$ cat flow/run.sh
#!/bin/bash
# the make line also repeats each setting of config.mk as NAME=value (left out here)
make -C /OpenROAD-flow-scripts/flow DESIGN_CONFIG=/design/flow/config.mk WORK_HOME=/design/flow/orfs CLKGATE_MAP_FILE= finish
$ cat flow/config.mk
export PLATFORM = sky130hd
export DESIGN_NAME = b8Xb8_s16
export DESIGN_NICKNAME = b8Xb8_s16
export VERILOG_FILES = /design/flow/design.v
export SDC_FILE = /design/flow/constraint.sdc
export NUM_CORES = 4
export LEC_CHECK = 0
export CAP_MARGIN = 20
export CORE_MARGIN = 2
export CORE_UTILIZATION = 72
export MAX_ROUTING_LAYER = met4
export PLACE_DENSITY = 0.92
export SETUP_SLACK_MARGIN = -0.28
export SLEW_MARGIN = 20
$ cat flow/constraint.sdc
create_clock -name core_clock -period 4.84 [get_ports {clk}]
set_input_delay 0.9680 -clock core_clock [delete_from_list [all_inputs] [get_ports {clk}]]
set_output_delay 0.9680 -clock core_clock [all_outputs]
set_load 0.01 [all_outputs]
$ cat flow/design.v
module b8Xb8_s16( 
  input clk,
  input rst_n, 
  input [7:0] in1_0  ,
  input [7:0] in1_1  ,
  input [7:0] in1_2  ,
  input [7:0] in1_3  ,
  input [7:0] in1_4  ,
  input [7:0] in1_5  ,
  input [7:0] in1_6  ,
  input [7:0] in1_7  ,
  input [7:0] in1_8  ,
  input [7:0] in1_9  ,
  input [7:0] in1_10 ,
  input [7:0] in1_11 ,
  input [7:0] in1_12 ,
  input [7:0] in1_13 ,
  input [7:0] in1_14 ,
  input [7:0] in1_15 ,
  input [7:0] in2_0  ,
  input [7:0] in2_1  ,
  input [7:0] in2_2  ,
  input [7:0] in2_3  ,
  input [7:0] in2_4  ,
  input [7:0] in2_5  ,
  input [7:0] in2_6  ,
  input [7:0] in2_7  ,
  input [7:0] in2_8  ,
  input [7:0] in2_9  ,
  input [7:0] in2_10 ,
  input [7:0] in2_11 ,
  input [7:0] in2_12 ,
  input [7:0] in2_13 ,
  input [7:0] in2_14 ,
  input [7:0] in2_15 ,
  output [11:0] out
  );
  reg [19:0] psum;
  reg [15:0] prod_0  ;
  reg [15:0] prod_1  ;
  reg [15:0] prod_2  ;
  reg [15:0] prod_3  ;
  reg [15:0] prod_4  ;
  reg [15:0] prod_5  ;
  reg [15:0] prod_6  ;
  reg [15:0] prod_7  ;
  reg [15:0] prod_8  ;
  reg [15:0] prod_9  ;
  reg [15:0] prod_10 ;
  reg [15:0] prod_11 ;
  reg [15:0] prod_12 ;
  reg [15:0] prod_13 ;
  reg [15:0] prod_14 ;
  reg [15:0] prod_15 ;
  always @(negedge rst_n or posedge clk) begin
    if (rst_n == 1'b0) begin
      prod_0  <= 16'b0;
      prod_1  <= 16'b0;
      prod_2  <= 16'b0;
      prod_3  <= 16'b0;
      prod_4  <= 16'b0;
      prod_5  <= 16'b0;
      prod_6  <= 16'b0;
      prod_7  <= 16'b0;
      prod_8  <= 16'b0;
      prod_9  <= 16'b0;
      prod_10 <= 16'b0;
      prod_11 <= 16'b0;
      prod_12 <= 16'b0;
      prod_13 <= 16'b0;
      prod_14 <= 16'b0;
      prod_15 <= 16'b0;
      psum <= 20'b0;
    end else begin
      prod_0  <= in1_0  * in2_0  ;
      prod_1  <= in1_1  * in2_1  ;
      prod_2  <= in1_2  * in2_2  ;
      prod_3  <= in1_3  * in2_3  ;
      prod_4  <= in1_4  * in2_4  ;
      prod_5  <= in1_5  * in2_5  ;
      prod_6  <= in1_6  * in2_6  ;
      prod_7  <= in1_7  * in2_7  ;
      prod_8  <= in1_8  * in2_8  ;
      prod_9  <= in1_9  * in2_9  ;
      prod_10 <= in1_10 * in2_10 ;
      prod_11 <= in1_11 * in2_11 ;
      prod_12 <= in1_12 * in2_12 ;
      prod_13 <= in1_13 * in2_13 ;
      prod_14 <= in1_14 * in2_14 ;
      prod_15 <= in1_15 * in2_15 ;
      psum <= prod_0  + prod_1  + prod_2  + prod_3
           + prod_4  + prod_5  + prod_6  + prod_7
           + prod_8  + prod_9  + prod_10 + prod_11
           + prod_12 + prod_13 + prod_14 + prod_15;
    end
  end
  assign out = psum[19:9];
endmodule
==> qor.log, run 1 <==
INFO  synthesis      yosys.area.top_type_share=0.352
INFO  synthesis      synth-cells-yosys=4,684
INFO  synthesis      fraction_of_registers_with_async_set_reset=1.00
INFO  die            fp.dieW=254um
INFO  synthesis      synthAoiAreaFrac=0.0544
INFO  die            initial_utilization=0.730
INFO  clocking       cts_max_level=1
INFO  placement      dpl-instance-area=0.0537mm^2
INFO  synthesis      post_synth_most_frequent_cells=inv_1, fa_1, ha_1, and2_1, nand2_1
INFO  synthesis      synthDistinctLibCells=64
INFO  synthesis      post_synth_mux_area_share=0
INFO  synthesis      simple_gate_area_frac=0.153
INFO  synthesis      post_synthesis_cell_area=0.0452mm^2
INFO  synthesis      postSynthAreaPerCell=9.64um^2
INFO  placement      globalplace.congestion=0.970
INFO  synthesis      synth-seq-cells=267
INFO  synthesis      netlist_logic_family_top=adder cells
INFO  synthesis      yosys.stat.chipArea=0.0452mm^2
INFO  status         outcome=did not finish
INFO  synthesis      netlist.top_cell.by_area=fa_1
INFO  clocking       clock-root-buffer=clkbuf_16
INFO  synthesis      synthFlopType=dfrtp_1
INFO  placement      pre_cts_slack=-787ps
INFO  clocking       cts-buffers-inserted=28
INFO  synthesis      postSynthNetCount=6,339
INFO  die            num_io_pins=270
INFO  die            floorplan.core_area=0.0618mm^2
INFO  synthesis      synth_adder_area_share=0.519
INFO  global_routing tot_gr_track_use=0.702
INFO  status         toolErrorMsg=[ERROR GRT-0232] Routing congestion too high. Check the congestion heatmap in the GUI.
INFO  synthesis      yosysSeqAreaShare=0.148
INFO  placement      io_buffers=268
INFO  synthesis      synth_xor_xnor_area_share=0.0330
INFO  synthesis      enable_flop_cells=0
INFO  die            die-area=0.0647mm^2
INFO  die            die_h=254um
INFO  die            fp-row-count=91
INFO  status         stop_stage=global routing
INFO  synthesis      area_leaders=fa_1, ha_1, dfrtp_1
INFO  global_routing globalRouteOverflowTotal=16
INFO  synthesis      synthesis.instances=4,684
INFO  synthesis      yosys_warnings=1
INFO  placement      dp.final_hpwl=116,000um
INFO  clocking       cts_max_path_bufs=3
INFO  synthesis      synth_dominant_cell_count=inv_1
INFO  clocking       numClockSinks=267
[metal layers]
layer | GRT overflow | global-route usage
met1 | 0 | 0.669
met2 | 6 | 0.882
met3 | 0 | 0.517
met4 | 10 | 0.696
met5 | - | -
[per-stage QoR]
stage	instances
floorplan	4684
global placement	6421
detailed placement	6421
CTS	6472
[what timing repair did]
item / CTS
cloned: 0
endpoints found under the setup margin: 17
buffers inserted: 2
hold buffers: 0
pin swaps: 30
gates resized: 42
==> run 2: changes to the inputs <==
ABC_AREA = 0   (was unset)
CAP_MARGIN = 30   (was 20)
CELL_PAD_IN_SITES_DETAIL_PLACEMENT = 1   (was unset)
CELL_PAD_IN_SITES_GLOBAL_PLACEMENT = 0   (was unset)
CORE_MARGIN = 6   (was 2)
CORE_UTILIZATION = 59   (was 72)
CTS_CLUSTER_DIAMETER = 289   (was unset)
GPL_TIMING_DRIVEN = 1   (was unset)
MAX_ROUTING_LAYER = met5   (was met4)
PLACE_DENSITY = 0.75   (was 0.92)
SETUP_SLACK_MARGIN = 1.0   (was -0.28)
SLEW_MARGIN = 5   (was 20)
clock period = 7.83 ns   (was 4.84 ns; I/O delays follow)
==> qor.log, run 2 <==
INFO  synthesis      synthesis.instances=4,684
INFO  die            fp-row-count=100
INFO  synthesis      synthFlopType=dfrtp_1
INFO  die            num_io_pins=270
INFO  die            fp.dieW=289um
INFO  placement      io_buffers=268
INFO  clocking       cts_max_level=2
INFO  die            die_h=289um
INFO  synthesis      synth_adder_area_share=0.519
INFO  clocking       clock-root-buffer=clkbuf_16
INFO  synthesis      synth-seq-cells=267
INFO  synthesis      fraction_of_registers_with_async_set_reset=1.00
INFO  synthesis      postSynthNetCount=6,339
INFO  clocking       cts.repair.resized=0
INFO  clocking       cts_max_path_bufs=3
INFO  placement      dpl-instance-area=0.0491mm^2
INFO  die            initial_utilization=0.602
INFO  status         stop_stage=global routing
INFO  synthesis      netlist_logic_family_top=adder cells
INFO  clocking       cts_setup_buffers=0
INFO  synthesis      post_synthesis_cell_area=0.0452mm^2
INFO  synthesis      synthDistinctLibCells=64
INFO  synthesis      yosys.stat.chipArea=0.0452mm^2
INFO  clocking       cts-buffers-inserted=34
INFO  synthesis      yosys_warnings=1
INFO  synthesis      area_leaders=fa_1, ha_1, dfrtp_1
INFO  status         outcome=did not finish
INFO  synthesis      simple_gate_area_frac=0.153
INFO  placement      globalplace.congestion=0.892
INFO  synthesis      yosysSeqAreaShare=0.148
INFO  synthesis      post_synth_most_frequent_cells=inv_1, fa_1, ha_1, and2_1, nand2_1
INFO  synthesis      synth-cells-yosys=4,684
INFO  placement      pre_cts_slack=1310ps
INFO  synthesis      synthAoiAreaFrac=0.0544
INFO  synthesis      synth_xor_xnor_area_share=0.0330
INFO  die            die-area=0.0833mm^2
INFO  synthesis      netlist.top_cell.by_area=fa_1
INFO  synthesis      enable_flop_cells=0
INFO  synthesis      synth_dominant_cell_count=inv_1
INFO  synthesis      yosys.area.top_type_share=0.352
INFO  clocking       cts.hold.buffers_added=0
INFO  synthesis      postSynthAreaPerCell=9.64um^2
INFO  synthesis      post_synth_mux_area_share=0
INFO  die            floorplan.core_area=0.0751mm^2
INFO  placement      dp.final_hpwl=134,000um
INFO  clocking       numClockSinks=267
## run 2: stage by stage
step / hold slack, ps / std cells
after detailed placement: 1180 / 5921
after floorplan: 903 / 4684
after CTS: 1020 / 5981
after global placement: 1140 / 5921
==> run 3: changes to the inputs <==
ABC_AREA = unset   (was 0)
CAP_MARGIN = 20   (was 30)
CELL_PAD_IN_SITES_DETAIL_PLACEMENT = unset   (was 1)
CELL_PAD_IN_SITES_GLOBAL_PLACEMENT = unset   (was 0)
CORE_MARGIN = 2   (was 6)
CORE_UTILIZATION = 68   (was 59)
CTS_CLUSTER_DIAMETER = unset   (was 289)
GPL_TIMING_DRIVEN = unset   (was 1)
MAX_ROUTING_LAYER = unset   (was met5)
PLACE_DENSITY = 0.43   (was 0.75)
SETUP_SLACK_MARGIN = unset   (was 1.0)
SLEW_MARGIN = 20   (was 5)
TNS_END_PERCENT = 10   (was unset)
clock period = 4.16 ns   (was 7.83 ns; I/O delays follow)
==> qor.log, run 3 <==
INFO  min_path       hold_path_class=in -> async
INFO  clocking       cts-buffers-inserted=30
INFO  final_timing   fmax=0.185GHz
INFO  status           check-failures=negative setup slack
INFO  flow_run       max_cap_violations=0
INFO  final_timing   grt_setup_unrepaired=true
INFO  critical_path  worstSetupPathDepth=16
INFO  drt            initialDrtViolationCount=1,972
INFO  critical_path  timing.critical_path.slowest_stage_cell=fa_1
INFO  critical_path  timing.reg2reg.setup_slack=-1250ps
INFO  critical_path  critical_path.most_common_cell=fa_1
INFO  finish         layout.area.comb=0.0353mm^2
INFO  synthesis      fraction_of_registers_with_async_set_reset=1.00
INFO  finish         layout.area.seq=0.00668mm^2
INFO  placement      io_buffers=268
INFO  die            num_io_pins=270
INFO  status         outcome=failed layout checks
INFO  synthesis      synth_xor_xnor_area_share=0.0330
INFO  synthesis      postSynthNetCount=6,339
INFO  synthesis      yosysSeqAreaShare=0.148
INFO  die            fp-row-count=94
INFO  die            fp.dieW=262um
INFO  final_timing   finalHoldWorstSlack=302ps
INFO  synthesis      synth-seq-cells=267
INFO  final_timing   finalCriticalPeriod=5410ps
INFO  critical_path  critPathCaptureType=flop
INFO  critical_path  worstPathRequired=4620ps
INFO  clocking       cts_max_level=1
INFO  clocking       clock-root-buffer=clkbuf_16
INFO  drt            route.final.wire_length=119,000um
INFO  global_routing grt_pass1_vias=38,700
INFO  synthesis      synth_adder_area_share=0.519
INFO  placement      globalplace.congestion=0.907
INFO  final_timing   finClkSkew=34.2ps
INFO  synthesis      yosys_warnings=1
INFO  critical_path  worst-path-buf-inv=4
INFO  global_routing globalRouteOverflowTotal=0
INFO  synthesis      netlist_logic_family_top=adder cells
INFO  synthesis      synthAoiAreaFrac=0.0544
INFO  finish         final_nets=7,423
INFO  synthesis      post_synth_mux_area_share=0
INFO  synthesis      synth-cells-yosys=4,684
INFO  critical_path  worstReg2RegEnd=psum[19]$_DFF_PN0_
INFO  synthesis      synthDistinctLibCells=64
INFO  drt            detailroute.via_count=35,800
INFO  final_timing   final-max-slew-violation-count=0
INFO  critical_path  cpLargestDelayFamily=adder cells
INFO  critical_path  cp-startpoint=prod_6[8]$_DFF_PN0_
INFO  synthesis      postSynthAreaPerCell=9.64um^2
INFO  clocking       cts_max_path_bufs=3
INFO  synthesis      synthesis.instances=4,684
INFO  critical_path  critPathMaxStageDelay=560ps
INFO  clocking       tritoncts=done
INFO  synthesis      yosys.stat.chipArea=0.0452mm^2
INFO  global_routing grt_first_pass_wirelength=192,000um
INFO  global_routing largest_net_degree_at_the_start_of_global_routing=106
INFO  drt            route.antenna.remaining_nets=0
INFO  final_timing   timing_hold_violations_final=0
INFO  drt            drc=0
INFO  synthesis      enable_flop_cells=0
INFO  synthesis      yosys.area.top_type_share=0.352
INFO  critical_path  worst_r2r_path_depth=16
INFO  synthesis      area_leaders=fa_1, ha_1, dfrtp_1
INFO  synthesis      post_synthesis_cell_area=0.0452mm^2
INFO  global_routing number_of_antenna_violations_at_the_first_check_in_global_routing=10
INFO  final_timing   final_clock_period_utilization_by_the_worst_path=1.30
INFO  final_timing   final-setup-viol-count=68
INFO  flow_run       tool_warnings=35
INFO  finish         areaGrowthSynthToFinish=25.9%
INFO  synthesis      simple_gate_area_frac=0.153
INFO  placement      dp.final_hpwl=98,800um
INFO  clocking       path_clk_slew=70ps
INFO  synthesis      synthFlopType=dfrtp_1
INFO  die            die-area=0.0685mm^2
INFO  global_routing tot_gr_track_use=0.355
INFO  synthesis      netlist.top_cell.by_area=fa_1
INFO  synthesis      synth_dominant_cell_count=inv_1
INFO  final_timing   tightestPinTransition=866ps
INFO  finish         share_of_the_core_filled_with_cells_in_the_final_layout=0.865
INFO  drt            vias_per_cell=5.38
INFO  critical_path  crit-reg2reg-launch=prod_6[8]$_DFF_PN0_
INFO  clocking       source_to_sink_clock_delay_at_the_later_pin_of_the_worst_skew_pair=600ps
INFO  die            initial_utilization=0.687
INFO  die            die_h=262um
INFO  final_timing   fin_ws=-1250ps
INFO  final_timing   worst_slew_margin_rel=0.422
INFO  drt            avgRoutedWirePerCell=17.8um
INFO  critical_path  timing.critical_path.arrival=5870ps
INFO  critical_path  worstSetupStartpointType=flop
INFO  drt            drt_pre_antenna_iters=6
INFO  critical_path  chain_of_cells_forming_the_critical_path=fa_1 -> inv_1 -> fa_1 -> inv_1 -> fa_1 -> fa_1 -> fa_1 -> inv_1 -> fa_1 -> inv_1 -> ha_1 -> and4_2 -> a41oi_4 -> nand3b_1 -> a2111oi_2 -> nor3_1
INFO  critical_path  critPathCapture=psum[19]$_DFF_PN0_
INFO  finish         filler_cell_count=3,642
INFO  die            floorplan.core_area=0.0657mm^2
INFO  clocking       numClockSinks=267
INFO  critical_path  path_class=reg -> reg
INFO  critical_path  worst-path-max-fanout=3
INFO  synthesis      post_synth_most_frequent_cells=inv_1, fa_1, ha_1, and2_1, nand2_1
-- run 3: what timing repair did --
action                                  CTS  global route
hold buffers                              0             0
endpoints found under the setup margin  135           124
resized                                 276           200
setup buffers                             2            11
pin swaps                                57            54
-- run 3: final cells by class --
cell class | instances | share of cell area
Antenna cell | 10 | 0.000440
Tap cell | 864 | 0.0190
Sequential cell | 267 | 0.118
Timing Repair Buffer | 1055 | 0.151
Clock inverter | 17 | 0.00346
Clock buffer | 37 | 0.0147
Inverter | 1113 | 0.0735
Multi-Input combinational cell | 3301 | 0.620
-- run 3: per-stage QoR --
stage          setup TNS (ps)  area (um^2)  instances  worst slack, ps
2_1_floorplan          -15010        45200       4684             -658
3_3_place_gp          -122270        54800       6588            -1130
3_5_place_dp          -129210        54800       6588            -1190
4_1_cts                -18890        56200       6643            -1100
5_1_grt                -30600        56800       6662            -1380
6_report               -18030        56800       6664            -1250
-- run 3: per-layer routing --
metal / global-route usage / wire length, um / vias up
met5: 0 / 13 / -
met2: 0.619 / 59900 / 1011
met4: 0.151 / 6240 / 2
met1: 0.448 / 46600 / 18000
met3: 0.0446 / 6010 / 328
li1: - / - / 16500
==> run 4: changes to the inputs <==
CAP_MARGIN = 40   (was 20)
CORE_UTILIZATION = 72   (was 68)
PLACE_DENSITY = unset   (was 0.43)
SETUP_SLACK_MARGIN = -0.03   (was unset)
TNS_END_PERCENT = unset   (was 10)
clock period = 5.09 ns   (was 4.16 ns; I/O delays follow)
==> qor.log, run 4 <==
INFO  clocking       path_clk_slew=60ps
INFO  placement      globalplace.congestion=0.926
INFO  synthesis      synth_xor_xnor_area_share=0.0330
INFO  synthesis      netlist_logic_family_top=adder cells
INFO  synthesis      netlist.top_cell.by_area=fa_1
INFO  critical_path  cpLargestDelayFamily=adder cells
INFO  final_timing   fin_ws=-496ps
INFO  synthesis      synthAoiAreaFrac=0.0544
INFO  final_timing   final-max-slew-violation-count=0
INFO  critical_path  worstPathRequired=5550ps
INFO  status         outcome=failed layout checks
INFO  die            initial_utilization=0.730
INFO  global_routing globalRouteOverflowTotal=0
INFO  drt            avgRoutedWirePerCell=19.4um
INFO  final_timing   worst_slew_margin_rel=0.491
INFO  critical_path  critPathMaxStageDelay=610ps
INFO  critical_path  worstSetupStartpointType=flop
INFO  drt            vias_per_cell=5.63
INFO  global_routing largest_net_degree_at_the_start_of_global_routing=133
INFO  clocking       tritoncts=done
INFO  critical_path  worst_r2r_path_depth=19
INFO  drt            drc=0
INFO  synthesis      synth_dominant_cell_count=inv_1
INFO  final_timing   tightestPinTransition=763ps
INFO  clocking       cts.hold.buffers_added=0
INFO  placement      dp.final_hpwl=99,000um
INFO  finish         filler_cell_count=3,221
INFO  drt            route.final.wire_length=124,000um
INFO  min_path       hold_path_class=in -> async
INFO  die            fp-row-count=91
INFO  synthesis      enable_flop_cells=0
INFO  placement      dpl-instance-area=0.0530mm^2
INFO  critical_path  crit-reg2reg-launch=prod_0[4]$_DFF_PN0_
INFO  synthesis      post_synth_mux_area_share=0
INFO  clocking       cts_max_level=1
INFO  synthesis      synthFlopType=dfrtp_1
INFO  finish         areaGrowthSynthToFinish=20.5%
INFO  synthesis      postSynthAreaPerCell=9.64um^2
INFO  final_timing   final_clock_period_utilization_by_the_worst_path=1.10
INFO  critical_path  critPathCapture=psum[16]$_DFF_PN0_
INFO  synthesis      simple_gate_area_frac=0.153
INFO  synthesis      post_synth_most_frequent_cells=inv_1, fa_1, ha_1, and2_1, nand2_1
INFO  finish         final_nets=7,195
INFO  synthesis      synth_adder_area_share=0.519
INFO  critical_path  worst-path-buf-inv=7
INFO  placement      pre_cts_slack=-536ps
INFO  die            fp.dieW=254um
INFO  die            floorplan.core_area=0.0618mm^2
INFO  die            die_h=254um
INFO  synthesis      yosys.stat.chipArea=0.0452mm^2
INFO  critical_path  critical_path.most_common_cell=fa_1
INFO  drt            initialDrtViolationCount=2,783
INFO  synthesis      yosysSeqAreaShare=0.148
INFO  synthesis      area_leaders=fa_1, ha_1, dfrtp_1
INFO  global_routing tot_gr_track_use=0.389
INFO  synthesis      postSynthNetCount=6,339
INFO  critical_path  path_class=reg -> reg
INFO  critical_path  worstReg2RegEnd=psum[16]$_DFF_PN0_
INFO  synthesis      synth-seq-cells=267
INFO  global_routing grt_first_pass_wirelength=196,000um
INFO  clocking       clock-root-buffer=clkbuf_16
INFO  critical_path  critPathCaptureType=flop
INFO  synthesis      yosys.area.top_type_share=0.352
INFO  final_timing   final-setup-viol-count=11
INFO  critical_path  cp-startpoint=prod_0[4]$_DFF_PN0_
INFO  critical_path  chain_of_cells_forming_the_critical_path=inv_1 -> fa_1 -> inv_1 -> fa_1 -> fa_1 -> fa_1 -> fa_1 -> inv_2 -> fa_1 -> inv_2 -> ha_4 -> nand4b_1 -> o211ai_1 -> buf_4 -> a41oi_4 -> buf_6 -> a21oi_4 -> buf_6 -> xor2_1
INFO  flow_run       max_cap_violations=0
INFO  final_timing   fmax=0.179GHz
INFO  final_timing   finClkSkew=17.2ps
INFO  final_timing   timing_hold_violations_final=0
INFO  die            num_io_pins=270
INFO  clocking       numClockSinks=267
INFO  critical_path  worst-path-max-fanout=3
INFO  clocking       cts_max_path_bufs=3
INFO  synthesis      synthDistinctLibCells=64
INFO  drt            route.antenna.remaining_nets=0
INFO  final_timing   finalCriticalPeriod=5590ps
INFO  clocking       cts-buffers-inserted=29
INFO  finish         final_design_area_no_fill=0.0544mm^2
INFO  critical_path  worstSetupPathDepth=19
INFO  critical_path  timing.critical_path.arrival=6050ps
INFO  synthesis      yosys_warnings=1
INFO  flow_run       tool_warnings=33
INFO  global_routing grt_pass1_vias=39,000
INFO  drt            detailroute.via_count=36,000
INFO  die            die-area=0.0647mm^2
INFO  synthesis      synthesis.instances=4,684
INFO  critical_path  timing.reg2reg.setup_slack=-500ps
INFO  status           check-failures=negative setup slack
INFO  critical_path  timing.critical_path.slowest_stage_cell=fa_1
INFO  global_routing number_of_antenna_violations_at_the_first_check_in_global_routing=4
INFO  clocking       source_to_sink_clock_delay_at_the_later_pin_of_the_worst_skew_pair=570ps
INFO  synthesis      post_synthesis_cell_area=0.0452mm^2
INFO  synthesis      fraction_of_registers_with_async_set_reset=1.00
INFO  placement      io_buffers=268
INFO  synthesis      synth-cells-yosys=4,684
INFO  final_timing   grt_setup_unrepaired=true
INFO  drt            drt_pre_antenna_iters=5
[run 4: stage by stage]
| step | util | hold WS, ps | std cells | TNS (ps) |
|---|---|---|---|---|
| 2_1_floorplan | - | 722 | 4684 | 0 |
| 3_3_place_gp | 0.858 | 1080 | 6340 | -10530 |
| 3_5_place_dp | 0.858 | 1080 | 6340 | -17690 |
| 4_1_cts | 0.877 | 490 | 6394 | -1350 |
| 5_1_grt | 0.880 | 509 | 6398 | -5570 |
| 6_report | 0.880 | 443 | 6399 | -4250 |
[run 4: layer usage]
metal  track usage  vias to the layer above  part of all wire
li1              -                    16000                 -
met1         0.472                    17900              0.37
met5             0                        -           0.00039
met3        0.0663                      558             0.073
met2         0.657                     1606              0.49
met4         0.228                        6             0.074
[run 4: repair_timing]
| action | 4_1_cts | 5_1_grt |
|---|---|---|
| hold endpoints to repair | 0 | 0 |
| endpoints found under the setup margin | 10 | 14 |
| resized | 38 | 43 |
| pin swaps | 13 | 21 |
| setup buffers | 2 | 4 |
[run 4: cell type report]
cell class                      count  area [um^2]  area share
Antenna cell                        1         2.50   0.0000460
Clock buffer                       34          764      0.0140
Clock inverter                     18          230     0.00423
Inverter                         1113         4180      0.0768
Multi-Input combinational cell   3301        34600       0.636
Sequential cell                   267         6680       0.123
Tap cell                          837         1050      0.0192
Timing Repair Buffer              828         6930       0.127
==> run 5: changes to the inputs <==
CAP_MARGIN = 20   (was 40)
CTS_CLUSTER_SIZE = 27   (was unset)
PLACE_DENSITY_LB_ADDON = 0.26   (was unset)
SETUP_SLACK_MARGIN = 1.01   (was -0.03)
clock period = 3.69 ns   (was 5.09 ns; I/O delays follow)
==> qor.log, run 5 <==
INFO  synthesis      synthFlopType=dfrtp_1
INFO  synthesis      netlist.top_cell.by_area=fa_1
INFO  synthesis      yosys_warnings=1
INFO  placement      io_buffers=268
INFO  synthesis      post_synthesis_cell_area=0.0452mm^2
INFO  synthesis      synthAoiAreaFrac=0.0544
INFO  synthesis      yosysSeqAreaShare=0.148
INFO  synthesis      yosys.area.top_type_share=0.352
INFO  die            die_h=254um
INFO  die            fp-row-count=91
INFO  synthesis      synth_adder_area_share=0.519
INFO  status         outcome=did not finish
INFO  die            fp.dieW=254um
INFO  synthesis      postSynthNetCount=6,339
INFO  die            num_io_pins=270
INFO  synthesis      synth-seq-cells=267
INFO  synthesis      post_synth_most_frequent_cells=inv_1, fa_1, ha_1, and2_1, nand2_1
INFO  synthesis      enable_flop_cells=0
INFO  synthesis      synthDistinctLibCells=64
INFO  placement      dp_cells=6,638
INFO  synthesis      synth_xor_xnor_area_share=0.0330
INFO  synthesis      synth_dominant_cell_count=inv_1
INFO  synthesis      synthesis.instances=4,684
INFO  die            floorplan.core_area=0.0618mm^2
INFO  placement      dp.final_hpwl=136,000um
INFO  synthesis      post_synth_mux_area_share=0
INFO  status         toolErrorMsg=[ERROR DPL-0038] Utilization greater than 100%, impossible to legalize
INFO  synthesis      synth-cells-yosys=4,684
INFO  synthesis      yosys.stat.chipArea=0.0452mm^2
INFO  synthesis      netlist_logic_family_top=adder cells
INFO  die            initial_utilization=0.730
INFO  synthesis      postSynthAreaPerCell=9.64um^2
INFO  synthesis      area_leaders=fa_1, ha_1, dfrtp_1
INFO  placement      dpl-instance-area=0.0575mm^2
INFO  die            die-area=0.0647mm^2
INFO  synthesis      simple_gate_area_frac=0.153
INFO  status         stop_stage=clock tree synthesis
INFO  synthesis      fraction_of_registers_with_async_set_reset=1.00
INFO  placement      globalplace.congestion=0.942
==> run 5: stage by stage <==
stage          worst slack (ps)  utilization
3_5_place_dp              -1820        0.929
3_3_place_gp              -1370        0.929
2_1_floorplan             -1130            -
==> run 6: changes to the inputs <==
ABC_AREA = 0   (was unset)
CAP_MARGIN = 15   (was 20)
CELL_PAD_IN_SITES_DETAIL_PLACEMENT = 1   (was unset)
CELL_PAD_IN_SITES_GLOBAL_PLACEMENT = 0   (was unset)
CORE_MARGIN = 6   (was 2)
CORE_UTILIZATION = 67   (was 72)
CTS_CLUSTER_SIZE = unset   (was 27)
GPL_TIMING_DRIVEN = 1   (was unset)
MAX_ROUTING_LAYER = met5   (was unset)
PLACE_DENSITY = 0.75   (was unset)
PLACE_DENSITY_LB_ADDON = unset   (was 0.26)
SETUP_SLACK_MARGIN = 1.0   (was 1.01)
SLEW_MARGIN = 5   (was 20)
clock period = 7.83 ns   (was 3.69 ns; I/O delays follow)
==> qor.log, run 6 <==
INFO  status         outcome=did not finish
INFO  status         stop_stage=detailed placement
INFO  status         toolErrorMsg=[ERROR DPL-0033] detailed placement checks failed during check placement.
INFO  die            floorplan.core_area=0.0662mm^2
INFO  die            die_h=272um
INFO  die            fp.dieW=272um
INFO  synthesis      synth_adder_area_share=0.519
INFO  synthesis      fraction_of_registers_with_async_set_reset=1.00
INFO  synthesis      synth-seq-cells=267
INFO  synthesis      area_leaders=fa_1, ha_1, dfrtp_1
INFO  synthesis      synthFlopType=dfrtp_1
INFO  placement      io_buffers=268
INFO  placement      globalplace.congestion=0.918
INFO  synthesis      yosysSeqAreaShare=0.148
INFO  synthesis      yosys_warnings=1
INFO  synthesis      post_synth_most_frequent_cells=inv_1, fa_1, ha_1, and2_1, nand2_1
INFO  synthesis      post_synth_mux_area_share=0
INFO  synthesis      yosys.area.top_type_share=0.352
INFO  synthesis      postSynthNetCount=6,339
INFO  synthesis      enable_flop_cells=0
INFO  die            fp-row-count=94
INFO  synthesis      synth-cells-yosys=4,684
INFO  synthesis      synthesis.instances=4,684
INFO  synthesis      simple_gate_area_frac=0.153
INFO  synthesis      post_synthesis_cell_area=0.0452mm^2
INFO  synthesis      synth_xor_xnor_area_share=0.0330
INFO  synthesis      synthDistinctLibCells=64
INFO  synthesis      yosys.stat.chipArea=0.0452mm^2
INFO  die            die-area=0.0738mm^2
INFO  die            num_io_pins=270
INFO  synthesis      postSynthAreaPerCell=9.64um^2
INFO  synthesis      netlist_logic_family_top=adder cells
INFO  synthesis      synthAoiAreaFrac=0.0544
INFO  die            initial_utilization=0.682
INFO  synthesis      synth_dominant_cell_count=inv_1
INFO  synthesis      netlist.top_cell.by_area=fa_1
==> run 6: stage by stage <==
step | cells | cell area, um^2 | setup WS, ps | hold slack [ps]
floorplan | 4684 | 45200 | 2410 | 903
global placement | 5814 | 48900 | 1640 | 1130
==> run 7: changes to the inputs <==
ABC_AREA = unset   (was 0)
CAP_MARGIN = 35   (was 15)
CELL_PAD_IN_SITES_DETAIL_PLACEMENT = unset   (was 1)
CELL_PAD_IN_SITES_GLOBAL_PLACEMENT = unset   (was 0)
CORE_MARGIN = 2   (was 6)
CORE_UTILIZATION = 72   (was 67)
CTS_CLUSTER_SIZE = 21   (was unset)
GPL_TIMING_DRIVEN = unset   (was 1)
MAX_ROUTING_LAYER = met4   (was met5)
PLACE_DENSITY = 0.67   (was 0.75)
SETUP_SLACK_MARGIN = -0.34   (was 1.0)
SLEW_MARGIN = 20   (was 5)
clock period = 4.84 ns   (was 7.83 ns; I/O delays follow)
==> qor.log, run 7 <==
INFO  final_timing   final-max-slew-violation-count=0
INFO  critical_path  path_class=reg -> reg
INFO  clocking       cts-buffers-inserted=30
INFO  synthesis      synthFlopType=dfrtp_1
INFO  final_timing   tightestPinTransition=961ps
INFO  synthesis      yosysSeqAreaShare=0.148
INFO  synthesis      synth_xor_xnor_area_share=0.0330
INFO  critical_path  crit-reg2reg-launch=prod_12[12]$_DFF_PN0_
INFO  die            initial_utilization=0.730
INFO  clocking       clock-root-buffer=clkbuf_16
INFO  global_routing largest_net_degree_at_the_start_of_global_routing=118
INFO  clocking       cts.hold.buffers_added=0
INFO  synthesis      synth_adder_area_share=0.519
INFO  synthesis      synthesis.instances=4,684
INFO  critical_path  worst-path-max-fanout=4
INFO  die            fp.dieW=254um
INFO  placement      dp.final_hpwl=102,000um
INFO  synthesis      postSynthAreaPerCell=9.64um^2
INFO  placement      io_buffers=268
INFO  synthesis      simple_gate_area_frac=0.153
INFO  die            num_io_pins=270
INFO  final_timing   timing_hold_violations_final=0
INFO  critical_path  worstReg2RegEnd=psum[16]$_DFF_PN0_
INFO  die            floorplan.core_area=0.0618mm^2
INFO  placement      dpl-instance-area=0.0539mm^2
INFO  flow_run       tool_warnings=36
INFO  critical_path  worstPathRequired=5310ps
INFO  status         outcome=failed layout checks
INFO  drt            drc=0
INFO  critical_path  cp-startpoint=prod_12[12]$_DFF_PN0_
INFO  synthesis      yosys.stat.chipArea=0.0452mm^2
INFO  critical_path  cpLargestDelayFamily=adder cells
INFO  final_timing   grt_setup_unrepaired=true
INFO  drt            drt_pre_antenna_iters=6
INFO  synthesis      postSynthNetCount=6,339
INFO  final_timing   finClkSkew=32.8ps
INFO  critical_path  critPathCapture=psum[16]$_DFF_PN0_
INFO  global_routing globalRouteOverflowTotal=0
INFO  clocking       cts_max_path_bufs=3
INFO  critical_path  worstSetupStartpointType=flop
INFO  die            die_h=254um
INFO  synthesis      synthDistinctLibCells=64
INFO  critical_path  timing.reg2reg.setup_slack=-720ps
INFO  global_routing grt_pass1_vias=40,300
INFO  critical_path  worst-path-buf-inv=6
INFO  drt            route.antenna.remaining_nets=0
INFO  synthesis      netlist.top_cell.by_area=fa_1
INFO  synthesis      synth-seq-cells=267
INFO  clocking       cts_max_level=1
INFO  drt            vias_per_cell=5.58
INFO  final_timing   final-setup-viol-count=18
INFO  die            fp-row-count=91
INFO  critical_path  worst_r2r_path_depth=17
INFO  drt            avgRoutedWirePerCell=19.2um
INFO  placement      globalplace.congestion=0.972
INFO  synthesis      area_leaders=fa_1, ha_1, dfrtp_1
INFO  drt            detailroute.via_count=36,400
INFO  clocking       tritoncts=done
INFO  clocking       numClockSinks=267
INFO  finish         final_nets=7,304
INFO  global_routing number_of_antenna_violations_at_the_first_check_in_global_routing=8
INFO  final_timing   worst_slew_margin_rel=0.359
INFO  synthesis      enable_flop_cells=0
INFO  finish         final_design_area_no_fill=0.0551mm^2
INFO  finish         areaGrowthSynthToFinish=22.1%
INFO  final_timing   fin_ws=-722ps
INFO  die            die-area=0.0647mm^2
INFO  status           check-failures=negative setup slack
INFO  synthesis      netlist_logic_family_top=adder cells
INFO  synthesis      synth_dominant_cell_count=inv_1
INFO  critical_path  timing.critical_path.arrival=6030ps
INFO  critical_path  chain_of_cells_forming_the_critical_path=inv_1 -> fa_1 -> inv_1 -> fa_1 -> fa_1 -> inv_1 -> fa_1 -> fa_1 -> fa_1 -> inv_1 -> ha_1 -> o21a_1 -> a21oi_1 -> a21oi_4 -> buf_6 -> buf_4 -> xor2_1
INFO  critical_path  critPathCaptureType=flop
INFO  critical_path  critical_path.most_common_cell=fa_1
INFO  critical_path  timing.critical_path.slowest_stage_cell=fa_1
INFO  min_path       hold_path_class=in -> async
INFO  synthesis      post_synth_most_frequent_cells=inv_1, fa_1, ha_1, and2_1, nand2_1
INFO  finish         share_of_the_core_filled_with_cells_in_the_final_layout=0.892
INFO  global_routing grt_first_pass_wirelength=204,000um
INFO  synthesis      yosys.area.top_type_share=0.352
INFO  synthesis      post_synth_mux_area_share=0
INFO  synthesis      synth-cells-yosys=4,684
INFO  synthesis      synthAoiAreaFrac=0.0544
INFO  critical_path  worstSetupPathDepth=17
INFO  final_timing   fmax=0.180GHz
INFO  critical_path  critPathMaxStageDelay=650ps
INFO  clocking       source_to_sink_clock_delay_at_the_later_pin_of_the_worst_skew_pair=600ps
INFO  drt            route.final.wire_length=125,000um
INFO  clocking       path_clk_slew=70ps
INFO  drt            initialDrtViolationCount=2,467
INFO  global_routing tot_gr_track_use=0.418
INFO  flow_run       max_cap_violations=0
INFO  synthesis      post_synthesis_cell_area=0.0452mm^2
INFO  synthesis      fraction_of_registers_with_async_set_reset=1.00
INFO  final_timing   final_clock_period_utilization_by_the_worst_path=1.15
INFO  final_timing   finalCriticalPeriod=5560ps
INFO  synthesis      yosys_warnings=1
==> run 7: routing by layer <==
metal	share of wire	track usage
met4	0.072	0.237
met3	0.064	0.0702
met2	0.50	0.698
met5	0	-
met1	0.37	0.479
==> run 7: metrics by stage <==
stage / instances / setup slack (ps) / hold slack (ps) / setup TNS, ps
after floorplan: 4684 / -168 / 672 / -219
after global placement: 6451 / -652 / 1080 / -33560
after detailed placement: 6451 / -709 / 1100 / -42430
after CTS: 6510 / -464 / 515 / -4150
after global routing: 6518 / -799 / 565 / -12140
final: 6519 / -722 / 447 / -5930
==> run 7: timing repair <==
action                     4_1_cts  5_1_grt
gates resized                   18       19
setup buffers                    4        2
pin swaps                       22       20
cloned                           0        0
setup endpoints to repair       11       11
==> run 7: final cells by class <==
cell class                      instances  area, um^2
Inverter                             1113        4180
Timing Repair Buffer                  936        7720
Sequential cell                       267        6680
Clock buffer                           36         805
Antenna cell                            9        22.5
Fill cell                            2936        6680
Tap cell                              837        1050
Clock inverter                         20         245
Multi-Input combinational cell       3301       34400
==> run 8: changes to the inputs <==
CAP_MARGIN = 5   (was 35)
CORE_UTILIZATION = 70   (was 72)
CTS_CLUSTER_SIZE = 80   (was 21)
SETUP_SLACK_MARGIN = 1.25   (was -0.34)
==> qor.log, run 8 <==
INFO  status         outcome=failed layout checks
INFO  status           check-failures=negative setup slack
INFO  clocking       cts-buffers-inserted=28
INFO  critical_path  chain_of_cells_forming_the_critical_path=fa_1 -> inv_2 -> fa_1 -> inv_1 -> fa_1 -> fa_1 -> fa_1 -> fa_1 -> ha_4 -> a211oi_4 -> o211ai_1 -> a41oi_2 -> nand3b_1 -> buf_6 -> a2111oi_4 -> nor3_1
INFO  finish         filler_cell_count=2,419
INFO  global_routing number_of_antenna_violations_at_the_first_check_in_global_routing=8
INFO  clocking       path_clk_slew=70ps
INFO  synthesis      fraction_of_registers_with_async_set_reset=1.00
INFO  global_routing grt_first_pass_wirelength=211,000um
INFO  clocking       cts_max_path_bufs=3
INFO  final_timing   fin_ws=-1260ps
INFO  die            die_h=258um
INFO  final_timing   fmax=0.164GHz
INFO  synthesis      post_synth_most_frequent_cells=inv_1, fa_1, ha_1, and2_1, nand2_1
INFO  flow_run       max_cap_violations=0
INFO  die            num_io_pins=270
INFO  critical_path  critPathMaxStageDelay=720ps
INFO  final_timing   finClkSkew=11.6ps
INFO  placement      io_buffers=268
INFO  die            die-area=0.0666mm^2
INFO  synthesis      synth_adder_area_share=0.519
INFO  critical_path  worstReg2RegEnd=psum[19]$_DFF_PN0_
INFO  drt            route.antenna.remaining_nets=0
INFO  drt            detailroute.via_count=39,200
INFO  final_timing   final-max-slew-violation-count=0
INFO  final_timing   timing_hold_violations_final=0
INFO  clocking       tritoncts=done
INFO  synthesis      synth-seq-cells=267
INFO  critical_path  worstPathRequired=5290ps
INFO  synthesis      synthesis.instances=4,684
INFO  synthesis      netlist.top_cell.by_area=fa_1
INFO  clocking       numClockSinks=267
INFO  synthesis      enable_flop_cells=0
INFO  critical_path  critPathCaptureType=flop
INFO  clocking       cts.hold.buffers_added=0
INFO  placement      globalplace.congestion=0.957
INFO  synthesis      synthAoiAreaFrac=0.0544
INFO  synthesis      post_synthesis_cell_area=0.0452mm^2
INFO  global_routing globalRouteOverflowTotal=0
INFO  synthesis      post_synth_mux_area_share=0
INFO  critical_path  worst-path-max-fanout=4
INFO  clocking       source_to_sink_clock_delay_at_the_later_pin_of_the_worst_skew_pair=570ps
INFO  critical_path  cpLargestDelayFamily=adder cells
INFO  final_timing   final_clock_period_utilization_by_the_worst_path=1.26
INFO  synthesis      synthDistinctLibCells=64
INFO  die            fp-row-count=93
INFO  placement      dp.final_hpwl=100,000um
INFO  drt            avgRoutedWirePerCell=22.5um
INFO  synthesis      simple_gate_area_frac=0.153
INFO  global_routing tot_gr_track_use=0.413
INFO  synthesis      postSynthAreaPerCell=9.64um^2
INFO  drt            drc=0
INFO  final_timing   finalHoldWorstSlack=427ps
INFO  drt            drt_pre_antenna_iters=6
INFO  final_timing   grt_setup_unrepaired=true
INFO  finish         final_nets=7,368
INFO  critical_path  worst_r2r_path_depth=16
INFO  critical_path  timing.critical_path.arrival=6550ps
INFO  synthesis      synth_xor_xnor_area_share=0.0330
INFO  finish         final_design_area_no_fill=0.0587mm^2
INFO  critical_path  worst-path-buf-inv=3
INFO  critical_path  timing.reg2reg.setup_slack=-1260ps
INFO  flow_run       tool_warnings=31
INFO  drt            vias_per_cell=5.94
INFO  die            fp.dieW=258um
INFO  synthesis      synth_dominant_cell_count=inv_1
INFO  synthesis      yosysSeqAreaShare=0.148
INFO  synthesis      synthFlopType=dfrtp_1
INFO  synthesis      synth-cells-yosys=4,684
INFO  critical_path  crit-reg2reg-launch=prod_6[6]$_DFF_PN0_
INFO  finish         areaGrowthSynthToFinish=29.9%
INFO  placement      dpl-instance-area=0.0552mm^2
INFO  synthesis      postSynthNetCount=6,339
INFO  final_timing   finalCriticalPeriod=6100ps
INFO  min_path       hold_path_class=in -> async
INFO  final_timing   final-setup-viol-count=11
INFO  clocking       clock-root-buffer=clkbuf_16
INFO  die            initial_utilization=0.704
INFO  final_timing   tightestPinTransition=817ps
INFO  global_routing largest_net_degree_at_the_start_of_global_routing=99
INFO  die            floorplan.core_area=0.0641mm^2
INFO  critical_path  worstSetupStartpointType=flop
INFO  synthesis      area_leaders=fa_1, ha_1, dfrtp_1
INFO  critical_path  critical_path.most_common_cell=fa_1
INFO  drt            route.final.wire_length=149,000um
INFO  synthesis      yosys.stat.chipArea=0.0452mm^2
INFO  global_routing grt_pass1_vias=41,400
INFO  critical_path  cp-startpoint=prod_6[6]$_DFF_PN0_
INFO  critical_path  timing.critical_path.slowest_stage_cell=fa_1
INFO  synthesis      yosys.area.top_type_share=0.352
INFO  clocking       cts_max_level=1
INFO  critical_path  worstSetupPathDepth=16
INFO  synthesis      netlist_logic_family_top=adder cells
INFO  synthesis      yosys_warnings=1
INFO  final_timing   worst_slew_margin_rel=0.455
INFO  drt            initialDrtViolationCount=3,532
INFO  critical_path  path_class=reg -> reg
INFO  critical_path  critPathCapture=psum[19]$_DFF_PN0_
## run 8: timing repair
action                     4_1_cts  5_1_grt
setup endpoints to repair      190      179
gates resized                  900      620
gates cloned                     0        0
pin swaps                      351      380
setup buffers                   40       35
## run 8: stage by stage
stage | setup WS (ps) | setup TNS [ps] | cells | util
floorplan | 21.9 | 0 | 4684 | -
global placement | -546 | -25640 | 6463 | 0.861
detailed placement | -594 | -34660 | 6463 | 0.861
CTS | -579 | -4970 | 6555 | 0.889
global route | -1270 | -12090 | 6598 | 0.915
finish | -1260 | -12090 | 6599 | 0.915
## run 8: final cells by class
cell class | count | area [um^2] | share of cell area
Multi-Input combinational cell | 3301 | 37500 | 0.640
Tap cell | 855 | 1070 | 0.0182
Timing Repair Buffer | 1002 | 8240 | 0.140
Inverter | 1113 | 4180 | 0.0712
Clock buffer | 37 | 776 | 0.0132
Sequential cell | 267 | 6680 | 0.114
Antenna cell | 9 | 22.5 | 0.000384
Clock inverter | 15 | 176 | 0.00301
## run 8: per-layer routing
| metal | track usage | vias up | wire length, um | part of all wire |
|---|---|---|---|---|
| met5 | - | - | 0 | 0 |
| met4 | 0.216 | 0 | 13100 | 0.088 |
| met3 | 0.0631 | 993 | 12500 | 0.084 |
| met2 | 0.707 | 2397 | 73800 | 0.50 |
| met1 | 0.470 | 19400 | 49400 | 0.33 |
| li1 | - | 16400 | - | - |
==> run 9: changes to the inputs <==
ABC_AREA = 1   (was unset)
CAP_MARGIN = 40   (was 5)
CELL_PAD_IN_SITES_DETAIL_PLACEMENT = 1   (was unset)
CELL_PAD_IN_SITES_GLOBAL_PLACEMENT = 2   (was unset)
CORE_UTILIZATION = 40   (was 70)
CTS_CLUSTER_DIAMETER = 36   (was unset)
CTS_CLUSTER_SIZE = 68   (was 80)
GPL_TIMING_DRIVEN = 0   (was unset)
HOLD_SLACK_MARGIN = 0.02   (was unset)
MAX_ROUTING_LAYER = unset   (was met4)
PLACE_DENSITY = unset   (was 0.67)
SETUP_SLACK_MARGIN = -0.12   (was 1.25)
SLEW_MARGIN = 5   (was 20)
TNS_END_PERCENT = 35   (was unset)
clock period = 5.46 ns   (was 4.84 ns; I/O delays follow)
==> qor.log, run 9 <==
INFO  status         outcome=no timing/DRC/antenna violations
INFO  critical_path  cp-startpoint=prod_3[10]$_DFF_PN0_
INFO  flow_run       tool_warnings=34
INFO  die            fp.dieW=348um
INFO  critical_path  timing.critical_path.slowest_stage_cell=fa_1
INFO  clocking       cts.hold.buffers_added=0
INFO  clocking       clock-root-buffer=clkbuf_16
INFO  drt            route.antenna.remaining_nets=0
INFO  drt            route.final.wire_length=129,000um
INFO  synthesis      fraction_of_registers_with_async_set_reset=1.00
INFO  critical_path  cpLargestDelayFamily=adder cells
INFO  global_routing grt_pass1_vias=38,700
INFO  clocking       cts-buffers-inserted=45
INFO  critical_path  critPathCapture=psum[16]$_DFF_PN0_
INFO  synthesis      synth-seq-cells=267
INFO  die            die_h=348um
INFO  placement      io_buffers=12
INFO  final_timing   grt_setup_unrepaired=false
INFO  critical_path  timing.reg2reg.setup_slack=270ps
INFO  final_timing   finClkSkew=18.9ps
INFO  synthesis      post_synth_most_frequent_cells=inv_1, nand2_1, fa_1, ha_1, dfrtp_1
INFO  placement      dp_cells=7,289
INFO  clocking       source_to_sink_clock_delay_at_the_later_pin_of_the_worst_skew_pair=560ps
INFO  final_timing   worst_slew_margin_rel=0.581
INFO  critical_path  critPathCaptureType=flop
INFO  synthesis      synthFlopType=dfrtp_1
INFO  final_timing   fin_ws=270ps
INFO  finish         layoutNonFillerInstCount=7,371
INFO  min_path       hold_path_class=in -> async
INFO  synthesis      synth-cells-yosys=5,739
INFO  synthesis      simple_gate_area_frac=0.129
INFO  critical_path  worst-path-max-fanout=5
INFO  clocking       cts_max_path_bufs=3
INFO  drt            drt_pre_antenna_iters=5
INFO  die            fp-row-count=126
INFO  global_routing grt_first_pass_wirelength=213,000um
INFO  global_routing largest_net_degree_at_the_start_of_global_routing=108
INFO  synthesis      yosys.area.top_type_share=0.336
INFO  final_timing   timing_hold_violations_final=0
INFO  die            num_io_pins=270
INFO  critical_path  worstPathRequired=5850ps
INFO  clocking       cts.repair.resized=0
INFO  synthesis      yosys.stat.chipArea=0.0474mm^2
INFO  synthesis      synth_dominant_cell_count=inv_1
INFO  critical_path  critPathMaxStageDelay=570ps
INFO  clocking       numClockSinks=267
INFO  drt            initialDrtViolationCount=1,047
INFO  finish         final_nets=7,455
INFO  final_timing   tightestPinTransition=629ps
INFO  critical_path  worstSetupStartpointType=flop
INFO  synthesis      post_synth_mux_area_share=0
INFO  critical_path  timing.critical_path.arrival=5580ps
INFO  critical_path  worst_r2r_path_depth=19
INFO  critical_path  worstSetupPathDepth=19
INFO  finish         final_design_area_no_fill=0.0510mm^2
INFO  critical_path  path_class=reg -> reg
INFO  critical_path  crit-reg2reg-launch=prod_3[10]$_DFF_PN0_
INFO  global_routing number_of_antenna_violations_at_the_first_check_in_global_routing=11
INFO  global_routing tot_gr_track_use=0.223
INFO  clocking       cts_max_level=2
INFO  drt            drc=0
INFO  placement      globalplace.congestion=0.873
INFO  synthesis      yosys_warnings=1
INFO  final_timing   finalCriticalPeriod=5190ps
INFO  final_timing   fmax=0.193GHz
INFO  synthesis      synthAoiAreaFrac=0.0431
INFO  die            die-area=0.121mm^2
INFO  final_timing   final-max-slew-violation-count=0
INFO  clocking       tritoncts=done
INFO  finish         areaGrowthSynthToFinish=7.65%
INFO  synthesis      postSynthNetCount=7,394
INFO  final_timing   final-setup-viol-count=0
INFO  synthesis      enable_flop_cells=0
INFO  final_timing   finalSetupTns=0ps
INFO  synthesis      synthesis.instances=5,739
INFO  synthesis      synth_xor_xnor_area_share=0.0360
INFO  drt            detailroute.via_count=34,400
INFO  clocking       cts_setup_buffers=0
INFO  placement      pre_cts_slack=77.8ps
INFO  critical_path  critical_path.most_common_cell=fa_1
INFO  placement      dp.final_hpwl=115,000um
INFO  synthesis      yosysSeqAreaShare=0.141
INFO  flow_run       max_cap_violations=0
INFO  placement      dpl-instance-area=0.0495mm^2
INFO  synthesis      post_synthesis_cell_area=0.0474mm^2
INFO  die            floorplan.core_area=0.118mm^2
INFO  final_timing   final_clock_period_utilization_by_the_worst_path=0.951
INFO  synthesis      postSynthAreaPerCell=8.26um^2
INFO  critical_path  worstReg2RegEnd=psum[16]$_DFF_PN0_
INFO  synthesis      area_leaders=fa_1, ha_1, dfrtp_1
INFO  synthesis      synthDistinctLibCells=31
INFO  finish         share_of_the_core_filled_with_cells_in_the_final_layout=0.433
INFO  global_routing globalRouteOverflowTotal=0
INFO  drt            avgRoutedWirePerCell=17.5um
INFO  die            initial_utilization=0.402
INFO  synthesis      synth_adder_area_share=0.495
INFO  synthesis      netlist_logic_family_top=adder cells
INFO  drt            vias_per_cell=4.67
INFO  synthesis      netlist.top_cell.by_area=fa_1
INFO  clocking       path_clk_slew=50ps
INFO  critical_path  chain_of_cells_forming_the_critical_path=inv_1 -> fa_1 -> fa_1 -> inv_1 -> fa_1 -> fa_1 -> fa_1 -> inv_1 -> fa_1 -> inv_1 -> ha_1 -> nand2_1 -> inv_1 -> a21oi_2 -> nor2_1 -> nor3_2 -> nand2_1 -> nand2_1 -> nand2_1
INFO  critical_path  worst-path-buf-inv=5
run 9: metal layers:
| metal | routed length (um) | global-route usage | vias to the layer above |
|---|---|---|---|
| met4 | 1750 | 0.0324 | 12 |
| met3 | 2770 | 0.0165 | 95 |
| met1 | 59700 | 0.304 | 17400 |
| met2 | 65100 | 0.397 | 321 |
| met5 | 84 | 0 | - |
| li1 | - | - | 16600 |
run 9: layout make-up:
cell class | instances | area (um^2)
antenna | 3 | 7.51
buffer | 257 | 968
clock buffer | 56 | 1230
clock inverter | 23 | 288
fill | 14200 | 66800
inverter | 1710 | 6420
multi-input combinational | 3505 | 33300
sequential | 267 | 6680
tap | 1536 | 1920
timing repair buffer | 14 | 180
run 9: stage by stage:
step | hold slack, ps
6_report | 451
5_1_grt | 471
4_1_cts | 455
3_5_place_dp | 977
3_3_place_gp | 984
2_1_floorplan | 785
==> run 10: changes to the inputs <==
ABC_AREA = unset   (was 1)
CAP_MARGIN = 20   (was 40)
CELL_PAD_IN_SITES_DETAIL_PLACEMENT = unset   (was 1)
CELL_PAD_IN_SITES_GLOBAL_PLACEMENT = unset   (was 2)
CTS_CLUSTER_DIAMETER = unset   (was 36)
CTS_CLUSTER_SIZE = unset   (was 68)
GPL_TIMING_DRIVEN = unset   (was 0)
HOLD_SLACK_MARGIN = unset   (was 0.02)
SETUP_SLACK_MARGIN = unset   (was -0.12)
SLEW_MARGIN = 20   (was 5)
TNS_END_PERCENT = unset   (was 35)
clock period = 4.96 ns   (was 5.46 ns; I/O delays follow)
==> qor.log, run 10 <==
INFO  critical_path  crit-reg2reg-launch=prod_8[4]$_DFF_PN0_
INFO  clocking       clock-root-buffer=clkbuf_16
INFO  placement      globalplace.congestion=0.865
INFO  synthesis      synth-cells-yosys=4,684
INFO  global_routing tot_gr_track_use=0.204
INFO  status           check-failures=negative setup slack
INFO  placement      pre_cts_slack=-470ps
INFO  critical_path  critical_path.most_common_cell=fa_1
INFO  synthesis      postSynthNetCount=6,339
INFO  drt            initialDrtViolationCount=1,369
INFO  clocking       path_clk_slew=70ps
INFO  finish         share_of_the_core_filled_with_cells_in_the_final_layout=0.499
INFO  drt            drt_pre_antenna_iters=5
INFO  die            num_io_pins=270
INFO  drt            avgRoutedWirePerCell=15.7um
INFO  synthesis      postSynthAreaPerCell=9.64um^2
INFO  placement      dpl-instance-area=0.0547mm^2
INFO  die            floorplan.core_area=0.112mm^2
INFO  synthesis      synthAoiAreaFrac=0.0544
INFO  drt            route.antenna.remaining_nets=0
INFO  global_routing number_of_antenna_violations_at_the_first_check_in_global_routing=5
INFO  clocking       source_to_sink_clock_delay_at_the_later_pin_of_the_worst_skew_pair=570ps
INFO  global_routing largest_net_degree_at_the_start_of_global_routing=108
INFO  critical_path  timing.critical_path.arrival=5600ps
INFO  final_timing   finClkSkew=12.2ps
INFO  finish         final_design_area_no_fill=0.0560mm^2
INFO  drt            detailroute.via_count=33,300
INFO  finish         filler_cell_count=10,400
INFO  clocking       tritoncts=done
INFO  die            fp-row-count=123
INFO  finish         layoutNonFillerInstCount=7,173
INFO  synthesis      area_leaders=fa_1, ha_1, dfrtp_1
INFO  global_routing grt_first_pass_wirelength=189,000um
INFO  final_timing   finalCriticalPeriod=5160ps
INFO  clocking       cts_max_path_bufs=3
INFO  clocking       cts_max_level=1
INFO  synthesis      synth_xor_xnor_area_share=0.0330
INFO  flow_run       max_cap_violations=0
INFO  synthesis      synthesis.instances=4,684
INFO  final_timing   fin_ws=-204ps
INFO  clocking       numClockSinks=267
INFO  global_routing global_routing_met2_resource_utilization=0.362
INFO  synthesis      post_synthesis_cell_area=0.0452mm^2
INFO  critical_path  worstPathRequired=5400ps
INFO  global_routing grt_pass1_vias=36,700
INFO  final_timing   worst_slew_margin_rel=0.392
INFO  global_routing use_met3=0.0217
INFO  synthesis      yosys.stat.chipArea=0.0452mm^2
INFO  synthesis      synth_adder_area_share=0.519
INFO  die            die-area=0.116mm^2
INFO  critical_path  cp-startpoint=prod_8[4]$_DFF_PN0_
INFO  synthesis      simple_gate_area_frac=0.153
INFO  global_routing globalRouteOverflowTotal=0
INFO  status         outcome=failed layout checks
INFO  synthesis      synth-seq-cells=267
INFO  critical_path  critPathMaxStageDelay=600ps
INFO  critical_path  worstSetupPathDepth=19
INFO  placement      dp.final_hpwl=102,000um
INFO  drt            drc=0
INFO  critical_path  path_class=reg -> reg
INFO  global_routing globalRoute.busiestLayer=met2
INFO  drt            route.final.wire_length=113,000um
INFO  finish         areaGrowthSynthToFinish=24.0%
INFO  critical_path  cpLargestDelayFamily=adder cells
INFO  critical_path  worstReg2RegEnd=psum[19]$_DFF_PN0_
INFO  placement      io_buffers=268
INFO  synthesis      enable_flop_cells=0
INFO  final_timing   fmax=0.194GHz
INFO  flow_run       tool_warnings=30
INFO  critical_path  worst_r2r_path_depth=19
INFO  synthesis      synth_dominant_cell_count=inv_1
INFO  final_timing   final_clock_period_utilization_by_the_worst_path=1.04
INFO  critical_path  timing.critical_path.slowest_stage_cell=fa_1
INFO  die            die_h=340um
INFO  critical_path  critPathCaptureType=flop
INFO  final_timing   final-setup-viol-count=10
INFO  critical_path  worst-path-max-fanout=3
INFO  final_timing   finalHoldWorstSlack=414ps
INFO  final_timing   grt_setup_unrepaired=true
INFO  critical_path  worstSetupStartpointType=flop
INFO  clocking       cts-buffers-inserted=30
INFO  synthesis      yosys.area.top_type_share=0.352
INFO  synthesis      synthDistinctLibCells=64
INFO  drt            vias_per_cell=4.64
INFO  die            fp.dieW=340um
INFO  final_timing   timing_hold_violations_final=0
INFO  critical_path  chain_of_cells_forming_the_critical_path=fa_1 -> inv_2 -> fa_1 -> inv_2 -> fa_1 -> fa_1 -> fa_1 -> inv_1 -> fa_1 -> inv_2 -> ha_4 -> nand4b_1 -> o211ai_1 -> buf_4 -> a41oi_4 -> nand3b_1 -> buf_4 -> nor3b_2 -> nor3_1
INFO  die            initial_utilization=0.403
INFO  synthesis      yosys_warnings=1
INFO  critical_path  timing.reg2reg.setup_slack=-200ps
INFO  critical_path  worst-path-buf-inv=6
INFO  synthesis      netlist.top_cell.by_area=fa_1
INFO  placement      dp_cells=7,113
INFO  min_path       hold_path_class=in -> async
INFO  synthesis      fraction_of_registers_with_async_set_reset=1.00
INFO  synthesis      synthFlopType=dfrtp_1
INFO  final_timing   final-max-slew-violation-count=0
INFO  synthesis      yosysSeqAreaShare=0.148
INFO  finish         final_nets=7,302
INFO  synthesis      post_synth_mux_area_share=0
INFO  final_timing   tightestPinTransition=912ps
INFO  synthesis      post_synth_most_frequent_cells=inv_1, fa_1, ha_1, and2_1, nand2_1
INFO  global_routing met1_track_demand_over_resource=0.265
INFO  synthesis      netlist_logic_family_top=adder cells
INFO  critical_path  critPathCapture=psum[19]$_DFF_PN0_
[run 10: cell type report]
type | instances | area, um^2 | share of cell area
tap | 1500 | 1880 | 0.0335
clock buffer | 41 | 853 | 0.0152
multi-input combinational | 3301 | 34500 | 0.616
inverter | 1113 | 4180 | 0.0746
timing repair buffer | 934 | 7750 | 0.138
sequential | 267 | 6680 | 0.119
antenna | 5 | 12.5 | 0.000223
clock inverter | 12 | 131 | 0.00235
[run 10: per-stage QoR]
stage | setup TNS [ps]
global route | -3160
finish | -1240
detailed placement | -28920
CTS | -1170
floorplan | 0
global placement | -28140
[run 10: repair_timing]
action                                  CTS  global route
hold endpoints to repair                  0             0
setup buffers                             1             1
hold buffers                              0             0
gates resized                            19            45
pin swaps                                26            22
endpoints found under the setup margin   11            30
[run 10: per-layer routing]
layer / vias to the layer above / wire, um
li1: 16200 / -
met1: 16500 / 49400
met2: 445 / 56600
met3: 128 / 3500
met4: 0 / 3220
met5: - / 0
==> run 11: changes to the inputs <==
CORE_UTILIZATION = 72   (was 40)
clock period = 5.23 ns   (was 4.96 ns; I/O delays follow)
==> qor.log, run 11 <==
INFO  status         outcome=failed layout checks
INFO  status           check-failures=negative setup slack
INFO  die            die-area=0.0647mm^2
INFO  drt            detailroute.via_count=34,900
INFO  critical_path  crit-reg2reg-launch=prod_6[8]$_DFF_PN0_
INFO  synthesis      synth_xor_xnor_area_share=0.0330
INFO  critical_path  timing.critical_path.slowest_stage_cell=fa_1
INFO  critical_path  worstSetupPathDepth=17
INFO  die            num_io_pins=270
INFO  drt            initialDrtViolationCount=2,455
INFO  clocking       path_clk_slew=60ps
INFO  global_routing largest_net_degree_at_the_start_of_global_routing=123
INFO  global_routing globalRouteOverflowTotal=0
INFO  finish         share_of_the_core_filled_with_cells_in_the_final_layout=0.871
INFO  global_routing grt_first_pass_wirelength=191,000um
INFO  critical_path  path_class=reg -> reg
INFO  min_path       hold_path_class=in -> async
INFO  synthesis      netlist.top_cell.by_area=fa_1
INFO  synthesis      synth-cells-yosys=4,684
INFO  final_timing   finalCriticalPeriod=5530ps
INFO  drt            drc=0
INFO  clocking       tritoncts=done
INFO  clocking       cts-buffers-inserted=29
INFO  finish         layout.area.seq=0.00668mm^2
INFO  die            fp.dieW=254um
INFO  synthesis      synthDistinctLibCells=64
INFO  global_routing tot_gr_track_use=0.377
INFO  clocking       clock-root-buffer=clkbuf_16
INFO  synthesis      yosys.stat.chipArea=0.0452mm^2
INFO  drt            vias_per_cell=5.52
INFO  synthesis      fraction_of_registers_with_async_set_reset=1.00
INFO  drt            avgRoutedWirePerCell=18.3um
INFO  critical_path  worst_r2r_path_depth=17
INFO  critical_path  critical_path.most_common_cell=fa_1
INFO  final_timing   fin_ws=-298ps
INFO  synthesis      synthFlopType=dfrtp_1
INFO  final_timing   final-max-slew-violation-count=0
INFO  final_timing   final-setup-viol-count=10
INFO  finish         areaGrowthSynthToFinish=19.2%
INFO  finish         filler_cell_count=3,325
INFO  finish         layout.area.comb=0.0345mm^2
INFO  critical_path  worst-path-buf-inv=4
INFO  final_timing   timing_hold_violations_final=0
INFO  critical_path  cpLargestDelayFamily=adder cells
INFO  final_timing   finClkSkew=17.2ps
INFO  synthesis      yosys.area.top_type_share=0.352
INFO  synthesis      postSynthNetCount=6,339
INFO  clocking       source_to_sink_clock_delay_at_the_later_pin_of_the_worst_skew_pair=590ps
INFO  critical_path  critPathCapture=psum[19]$_DFF_PN0_
INFO  synthesis      synthAoiAreaFrac=0.0544
INFO  critical_path  critPathCaptureType=flop
INFO  critical_path  timing.critical_path.arrival=5980ps
INFO  critical_path  critPathMaxStageDelay=580ps
INFO  die            die_h=254um
INFO  synthesis      simple_gate_area_frac=0.153
INFO  flow_run       tool_warnings=34
INFO  synthesis      synth_dominant_cell_count=inv_1
INFO  final_timing   grt_setup_unrepaired=true
INFO  synthesis      synthesis.instances=4,684
INFO  finish         final_nets=7,130
==> run 11: repair_timing <==
item                                    in CTS  in global routing
endpoints found under the hold margin        0                  0
hold buffers                                 0                  0
gates cloned                                 0                  0
endpoints found under the setup margin       7                 11
pin swaps                                   17                 11
setup buffers                                0                  4
gates resized                               25                 15
==> run 11: area by class of cell <==
type,instances,area share
Timing Repair Buffer,763,0.119
Tap cell,837,0.0195
Clock inverter,12,0.00330
Sequential cell,267,0.124
Clock buffer,41,0.0160
Inverter,1113,0.0776
Multi-Input combinational cell,3301,0.640
==> run 11: per-layer routing <==
metal | global-route usage | share of wire | wire length (um)
met5 | 0 | 0.00015 | 17
met4 | 0.179 | 0.059 | 6800
met3 | 0.0516 | 0.058 | 6780
met2 | 0.650 | 0.50 | 57600
met1 | 0.472 | 0.39 | 44800
==> run 11: metrics by stage <==
stage | hold WS [ps] | cells | worst slack (ps) | setup TNS [ps] | cell area (um^2)
5_1_grt | 614 | 6334 | -402 | -2630 | 53800
3_3_place_gp | 1110 | 6277 | -179 | -3440 | 52600
2_1_floorplan | 750 | 4684 | 222 | 0 | 45200
4_1_cts | 592 | 6330 | -106 | -312 | 53700
3_5_place_dp | 1130 | 6277 | -254 | -6700 | 52600
6_report | 524 | 6334 | -298 | -1730 | 53800
